Design processor, start of the top module:
module processor
(
	input wire clk_i,
	input wire rst_i,
	input wire stall_i,
	output wire [31:0] addr_o,
	input wire [31:0] data_i,
	output wire [31:0] data_o,
	output wire [3:0] data_w_o,
	output wire [2:0] data_mode_o,
	input wire [7:0] extio_in,
	output wire [7:0] extio_out
);
==> flow/config.mk <==
export PLATFORM = sky130hd
export DESIGN_NAME = processor
export DESIGN_NICKNAME = processor
export VERILOG_FILES = /design/flow/design.v
export SDC_FILE = /design/flow/constraint.sdc
export NUM_CORES = 4
export LEC_CHECK = 0
export CAP_MARGIN = 25
export CORE_MARGIN = 2
export CORE_UTILIZATION = 40
export SLEW_MARGIN = 5
==> flow/constraint.sdc <==
create_clock -name core_clock -period 12.0 [get_ports {clk_i}]
set_input_delay 2.4000 -clock core_clock [delete_from_list [all_inputs] [get_ports {clk_i}]]
set_output_delay 2.4000 -clock core_clock [all_outputs]
set_load 0.01 [all_outputs]
run.sh (not shown) runs the stock make flow with config.mk's settings and CLKGATE_MAP_FILE=.
The first run produced a clean layout.
Then changed:
ABC_AREA = 1   (was default)
CAP_MARGIN = 15   (was 25)
CELL_PAD_IN_SITES_DETAIL_PLACEMENT = 1   (was default)
CELL_PAD_IN_SITES_GLOBAL_PLACEMENT = 1   (was default)
CORE_ASPECT_RATIO = 0.77   (was default)
GPL_ROUTABILITY_DRIVEN = 0   (was default)
HOLD_SLACK_MARGIN = 0.09   (was default)
MAX_ROUTING_LAYER = met4   (was default)
SLEW_MARGIN = 20   (was 5)
Final area falls by about 0.65%.
First-iteration DRC count falls by about 3.5%.
Clock skew shrinks by 52 ps.
Non-clock buffer count shrinks by 85.
Routed wire length rose by 9.1%.
Register-to-register slack got worse by 120 ps.
Global-route usage goes up by 3.5 points.
Cell count is higher by about 35%.
Then changed:
CAP_MARGIN = 25   (was 15)
CELL_PAD_IN_SITES_DETAIL_PLACEMENT = default   (was 1)
CELL_PAD_IN_SITES_GLOBAL_PLACEMENT = 3   (was 1)
CORE_ASPECT_RATIO = default   (was 0.77)
GPL_ROUTABILITY_DRIVEN = default   (was 0)
GPL_TIMING_DRIVEN = 0   (was default)
HOLD_SLACK_MARGIN = default   (was 0.09)
MIN_ROUTING_LAYER = met2   (was default)
The new run never finished: it broke off in global routing; synthesized area is unchanged; die size hardly moves; synthesized cell count does not change.
Then changed:
ABC_AREA = default   (was 1)
CAP_MARGIN = 20   (was 25)
CELL_PAD_IN_SITES_GLOBAL_PLACEMENT = default   (was 3)
GPL_TIMING_DRIVEN = default   (was 0)
MAX_ROUTING_LAYER = default   (was met4)
MIN_ROUTING_LAYER = default   (was met2)
Effect: This time the run produced a clean layout. Area after synthesis drops by 2.4%. Die size drops by 2.4%. Synthesized cell count went down by 34%.
Then changed:
CORE_UTILIZATION = 44   (was 40)
clock period = 8.89 ns   (was 12.0 ns; I/O delays follow)
After rerunning:
- Now the flow completed, yet does not pass: negative setup slack
- worst setup slack loses 570 ps
- area after synthesis stays the same
- routed wire length came out lower slightly
- cell count came out higher by a few percent
- sequential cell count is unchanged
- via count came out higher by a few percent
- clock skew came out lower by 20 ps
- global-route usage came out higher by 3.5 points
- synthesized cell count stays the same

* * *

processor again, from the RTL that the note above started with.
make LEC_CHECK=0 CAP_MARGIN=20 CORE_MARGIN=2 CORE_UTILIZATION=66 CTS_CLUSTER_DIAMETER=67 GPL_ROUTABILITY_DRIVEN=1 MAX_ROUTING_LAYER=met5 MIN_ROUTING_LAYER=met1 PLACE_DENSITY=0.62 SETUP_SLACK_MARGIN=1.72 SLEW_MARGIN=20 TNS_END_PERCENT=100 finish   # period 8.64 ns
The starting point did not get past 5_1_grt.
Then changed:
- CORE_UTILIZATION: 66 -> 56
- PLACE_DENSITY: 0.62 -> default
- PLACE_DENSITY_LB_ADDON: default -> 0.17
- SETUP_SLACK_MARGIN: 1.72 -> default
- TNS_END_PERCENT: 100 -> 10
- clock period: 8.64 -> 10.8 ns (I/O delays scaled with it)
Result: This time the run completed with no timing, DRC or antenna violations. Synthesized area is unchanged. Die area is higher by 18%. Synthesized cell count is unchanged.
Then changed:
- CORE_UTILIZATION: 56 -> 57
- CTS_CLUSTER_DIAMETER: 67 -> default
- CTS_CLUSTER_SIZE: default -> 99
- GPL_ROUTABILITY_DRIVEN: 1 -> default
- MAX_ROUTING_LAYER: met5 -> default
- MIN_ROUTING_LAYER: met1 -> default
- PLACE_DENSITY_LB_ADDON: 0.17 -> default
- TNS_END_PERCENT: 10 -> default
- clock period: 10.8 -> 7.07 ns (I/O delays scaled with it)
The changed run finished but fails on setup timing.
Wire length increases by 11%.
First-iteration DRC count increases by 8.3%.
Utilization increases by 10 points.
Total power increases by 68%.
Final area increases by 14%.
Clock skew decreases by 16 ps.
Worst setup slack gets worse by 2000 ps.
Cell count increases by 12%.
Flip-flop count does not change.
Then changed:
- CORE_UTILIZATION: 57 -> 70
- CTS_CLUSTER_SIZE: 99 -> default
- MAX_ROUTING_LAYER: default -> met4
- clock period: 7.07 -> 8.72 ns (I/O delays scaled with it)
What happened: Now the flow ended with an error in 5_1_grt. Die size goes down by about a fifth. Synthesized area does not change. Synthesized cell count does not change.
Then changed:
- CORE_UTILIZATION: 70 -> 66
- clock period: 8.72 -> 8.5 ns (I/O delays scaled with it)
The changed run died in 5_1_grt. Die size rises by 6.0%. Area after synthesis does not change. Synthesized cell count does not change.

* * *

== lane 1 ==
Starting RTL as in the previous note.
Settings: LEC_CHECK=0, ABC_AREA=1, CAP_MARGIN=15, CELL_PAD_IN_SITES_DETAIL_PLACEMENT=2, CELL_PAD_IN_SITES_GLOBAL_PLACEMENT=1, CORE_MARGIN=2, CORE_UTILIZATION=40, MAX_ROUTING_LAYER=met4, SLEW_MARGIN=20; clock period 12.0 ns.
Lane 1 completed end to end with timing, DRC and antenna clean.
The inputs of lane 2 differ from those of lane 1 as listed below.
# lane 1
export LEC_CHECK = 0
export ABC_AREA = 1
export CAP_MARGIN = 15
export CELL_PAD_IN_SITES_DETAIL_PLACEMENT = 2
export CELL_PAD_IN_SITES_GLOBAL_PLACEMENT = 1
export CORE_MARGIN = 2
export CORE_UTILIZATION = 40
export MAX_ROUTING_LAYER = met4
export SLEW_MARGIN = 20
create_clock -name core_clock -period 12.0 [get_ports {clk_i}]
# lane 2
export LEC_CHECK = 0
export CAP_MARGIN = 20
export CORE_MARGIN = 2
export CORE_UTILIZATION = 40
export SLEW_MARGIN = 20
create_clock -name core_clock -period 15.4 [get_ports {clk_i}]
==> results <==
Note that the routed metal-1 wire length recorded for lane 2 amounts to 0.76 times the value seen in lane 1. Critical path's largest stage delay was higher in the run labelled lane 1. Critical path depth shrinks by more than 10% when moving from lane 1 to lane 2. For the via-per-instance ratio, lane 2 came in about 9% higher than lane 1 did. Summary of lane 2 over lane 1: final area moved down, power moved down. Lane 2: area growth from synthesis to layout is 1.9 points higher than what lane 1 reported. Summary of lane 2 over lane 1: routed wire length decreased by 52000 um relative to the old numbers, total vias in the final route dropped 20%.
Setup changes, lane 2 to lane 3
# lane 2
export LEC_CHECK = 0
export CAP_MARGIN = 20
export CORE_MARGIN = 2
export CORE_UTILIZATION = 40
export SLEW_MARGIN = 20
create_clock -name core_clock -period 15.4 [get_ports {clk_i}]
# lane 3
export LEC_CHECK = 0
export CAP_MARGIN = 20
export CORE_MARGIN = 2
export CORE_UTILIZATION = 66
export MAX_ROUTING_LAYER = met4
export SLEW_MARGIN = 20
create_clock -name core_clock -period 8.4 [get_ports {clk_i}]
==> results <==
Cell area after placement for lane 3: 5.2% up relative to lane 2. Lane 2 → lane 3: chip footprint dropped 39%; maximum root-to-sink buffer count barely changed; post-CTS resize count climbed 308. Status: lane 3 FAILED at 5_1_grt (tool error). Measured against each other, lane 2 and lane 3 differ in die width, the lower figure coming from lane 3. Lane 3 vs lane 2: number of buffers created by CTS down by a few percent.
Input-level comparison between lane 4 and lane 3:
# lane 3
export LEC_CHECK = 0
export CAP_MARGIN = 20
export CORE_MARGIN = 2
export CORE_UTILIZATION = 66
export MAX_ROUTING_LAYER = met4
export SLEW_MARGIN = 20
create_clock -name core_clock -period 8.4 [get_ports {clk_i}]
# lane 4
export LEC_CHECK = 0
export CAP_MARGIN = 20
export CORE_MARGIN = 2
export CORE_UTILIZATION = 23
export SLEW_MARGIN = 20
create_clock -name core_clock -period 11.9 [get_ports {clk_i}]
### Flow results
Lane 4 ended with every stage complete and zero timing, DRC or antenna violations. Lane 4: worst slack at placement is 2.37 ns higher than what lane 3 reported. Diff lane 3 and lane 4: HPWL reported at the end of detailed placement lower in lane 4. Number of instances resized during post-cts repair ended up 307 lower on lane 4 than on lane 3. Die size: lane 4 > lane 3. Reported for lane 3 and lane 4, number of synthesized flops with an enable pin turned out identical to the last digit. The placer congestion estimate reported for lane 4 is smaller than that of lane 3 by about 9%.
Input-level comparison between lane 5 and lane 4:
# lane 4
export LEC_CHECK = 0
export CAP_MARGIN = 20
export CORE_MARGIN = 2
export CORE_UTILIZATION = 23
export SLEW_MARGIN = 20
create_clock -name core_clock -period 11.9 [get_ports {clk_i}]
# lane 5
export LEC_CHECK = 0
export CAP_MARGIN = 20
export CORE_MARGIN = 2
export CORE_UTILIZATION = 9
export SLEW_MARGIN = 20
create_clock -name core_clock -period 16.1 [get_ports {clk_i}]
Lane 5: full flow OK, the timing, DRC and antenna checks passed. Flip-flop and latch share of the layout cell area in lane 5 vs lane 4: down 3.1 points. Against lane 4 as the reference, lane 5 delivers a lower fraction of power consumed by the clock network. Final clock period utilization by the worst path: lane 5 and lane 4 compared, lower one is lane 5. Comparing lane 5 and lane 4, the lower final cell count without fillers is on lane 4. Lane 5 against lane 4; routed length on met1 is up by a few percent. Lane 5 has post-cts sizing count below what lane 4 had. Lane 5 against lane 4: number of well taps increased 4794; utilization decreased 15 points. met2 wire length went up slightly going from lane 4 to lane 5.
Power is estimated from default activity; no workload was simulated.
